==> flow/design.v <==
module ComplexALU(
    input wire [31:0] operand1,
    input wire [31:0] operand2,
    input wire [3:0] opcode,
    output reg [31:0] result
);
always @(*) begin
    case(opcode)
        4'b0000: begin 
            result[31:16] = operand1[31:16] + operand2[31:16];
            result[15:0] = operand1[15:0] + operand2[15:0];
        end
        4'b0001: begin 
            result[31:16] = operand1[31:16] - operand2[31:16];
            result[15:0] = operand1[15:0] - operand2[15:0];
        end
        4'b0010: begin  
            result[31:16] = (operand1[31:16] * operand2[31:16]) - (operand1[15:0] * operand2[15:0]);
            result[15:0] = (operand1[31:16] * operand2[15:0]) + (operand1[15:0] *operand2[31:16]);
        end
        default:  
            result = 32'h0;
    endcase
end
endmodule
module RegisterFile(
    input wire clk,
    input wire rst,
    input wire [4:0] read_addr1,
    input wire [4:0] read_addr2,
    input wire [4:0] write_addr,
    input wire write_enable,
    input wire [31:0] write_data,
    output reg [31:0] read_data1,
    output reg [31:0] read_data2
);
reg [31:0] registers [15:0];
integer i;
always @(*) begin
	read_data1 = registers[read_addr1[3:0]];
    read_data2 = registers[read_addr2[3:0]];
end
always @(posedge clk) begin
    if (rst) begin
        for (i = 0; i < 16; i = i + 1)
            registers[i] <= 32'h0;
        registers[0] <= 32'h00010002;  
        registers[1] <= 32'h00030004;  
    end
	else if (write_enable) begin
        registers[write_addr[3:0]] <= write_data;
    end
end
endmodule
module Processor(
    input wire clk,
    input wire rst,
    input wire [15:0] instruction,
    output reg [4:0] pc,
    output wire [31:0] result,
    output wire [31:0] data_1,
    output wire [31:0] data_2
);
RegisterFile reg_file_inst(
    .clk(clk),
    .rst(rst),
    .read_addr1({1'b0, instruction[11:8]}),
    .read_addr2({1'b0, instruction[7:4]}),
    .write_addr({1'b0, instruction[3:0]}),
    .write_enable(1'b1),
    .write_data(result),
    .read_data1(data_1),
    .read_data2(data_2)
);
ComplexALU alu(
    .operand1(data_1),
    .operand2(data_2),
    .opcode(instruction[15:12]),
    .result(result)
);
always @(posedge clk) begin
    if (rst)
        pc <= 5'd0;
    else
        pc <= pc + 1;
end
endmodule
export LEC_CHECK = 0
export CAP_MARGIN = 20
export CORE_MARGIN = 2
export CORE_UTILIZATION = 72
export CTS_CLUSTER_SIZE = 50
export PLACE_DENSITY = 0.64
export SETUP_SLACK_MARGIN = -1.15
export SLEW_MARGIN = 20
create_clock -name core_clock -period 11.5 [get_ports {clk}]
run.sh (not shown) runs the stock make flow with config.mk's settings and CLKGATE_MAP_FILE=.
The first run ended with an error in global routing on GRT-0116.
Edit:
--- a/flow/config.mk
+++ b/flow/config.mk
@@ -8,7 +8,5 @@
 export CAP_MARGIN = 20
 export CORE_MARGIN = 2
-export CORE_UTILIZATION = 72
-export CTS_CLUSTER_SIZE = 50
-export PLACE_DENSITY = 0.64
-export SETUP_SLACK_MARGIN = -1.15
+export CORE_UTILIZATION = 40
+export SETUP_SLACK_MARGIN = 2.53
 export SLEW_MARGIN = 20
==> flow/constraint.sdc (replaced) <==
create_clock -name core_clock -period 12.9 [get_ports {clk}]
set_input_delay 2.5800 -clock core_clock [delete_from_list [all_inputs] [get_ports {clk}]]
set_output_delay 2.5800 -clock core_clock [all_outputs]
set_load 0.01 [all_outputs]
Outcome: With this change the flow finished but fails on negative setup slack; die size rises by well over a third; synthesized area stays the same; synthesized cell count is unchanged.

---

RTL: the design.v shown in full above, as it stands there.
export LEC_CHECK = 0
export ABC_AREA = 0
export CAP_MARGIN = 20
export CORE_MARGIN = 2
export CORE_UTILIZATION = 72
export CTS_CLUSTER_DIAMETER = 365
export CTS_CLUSTER_SIZE = 99
export PLACE_DENSITY = 0.37
export SLEW_MARGIN = 20
export TNS_END_PERCENT = 10
create_clock -name core_clock -period 11.8 [get_ports {clk}]
The starting point stopped in global routing.
Edit:
==> flow/config.mk (replaced) <==
export PLATFORM = sky130hd
export DESIGN_NAME = Processor
export DESIGN_NICKNAME = Processor
export VERILOG_FILES = /design/flow/design.v
export SDC_FILE = /design/flow/constraint.sdc
export NUM_CORES = 4
export LEC_CHECK = 0
export CAP_MARGIN = 20
export CORE_MARGIN = 2
export CORE_UTILIZATION = 68
export CTS_CLUSTER_SIZE = 39
export MAX_ROUTING_LAYER = met4
export SETUP_SLACK_MARGIN = -1.15
export SLEW_MARGIN = 20
==> flow/constraint.sdc (replaced) <==
create_clock -name core_clock -period 11.5 [get_ports {clk}]
set_input_delay 2.3000 -clock core_clock [delete_from_list [all_inputs] [get_ports {clk}]]
set_output_delay 2.3000 -clock core_clock [all_outputs]
set_load 0.01 [all_outputs]
=> The changed run never finished: it broke off in global routing; area after synthesis does not change; die size is higher by 5.8%; synthesized cell count is unchanged.

---

// Processor: RTL as listed in full above, without the edits since
clock: 11.5 ns
lec_check: 0
cap_margin: 20
core_margin: 2
core_utilization: 65
max_routing_layer: met4
setup_slack_margin: 3.42
slew_margin: 20
The first run aborted during 5_1_grt on GRT-0183.
Rerun with:
ABC_AREA = 1   (was default)
CORE_UTILIZATION = 32   (was 65)
MAX_ROUTING_LAYER = default   (was met4)
SETUP_SLACK_MARGIN = default   (was 3.42)
clock period = 25.0 ns   (was 11.5 ns; I/O delays follow)
- With this change the flow passed the timing, DRC and antenna checks
- synthesized area came out higher by 11%
- die area went up by 120%
- synthesized cell count climbs by 62%
Rerun with:
ABC_AREA = default   (was 1)
CORE_UTILIZATION = 40   (was 32)
clock period = 20.7 ns   (was 25.0 ns; I/O delays follow)
The changed run went through all stages and came out clean.
Sequential cell count does not change.
Via count came out lower by a quarter to a third.
Final area came out lower by a little under a tenth.
First-iteration DRC count came out lower by about a fifth.
Die area came out lower by a quarter to a third.
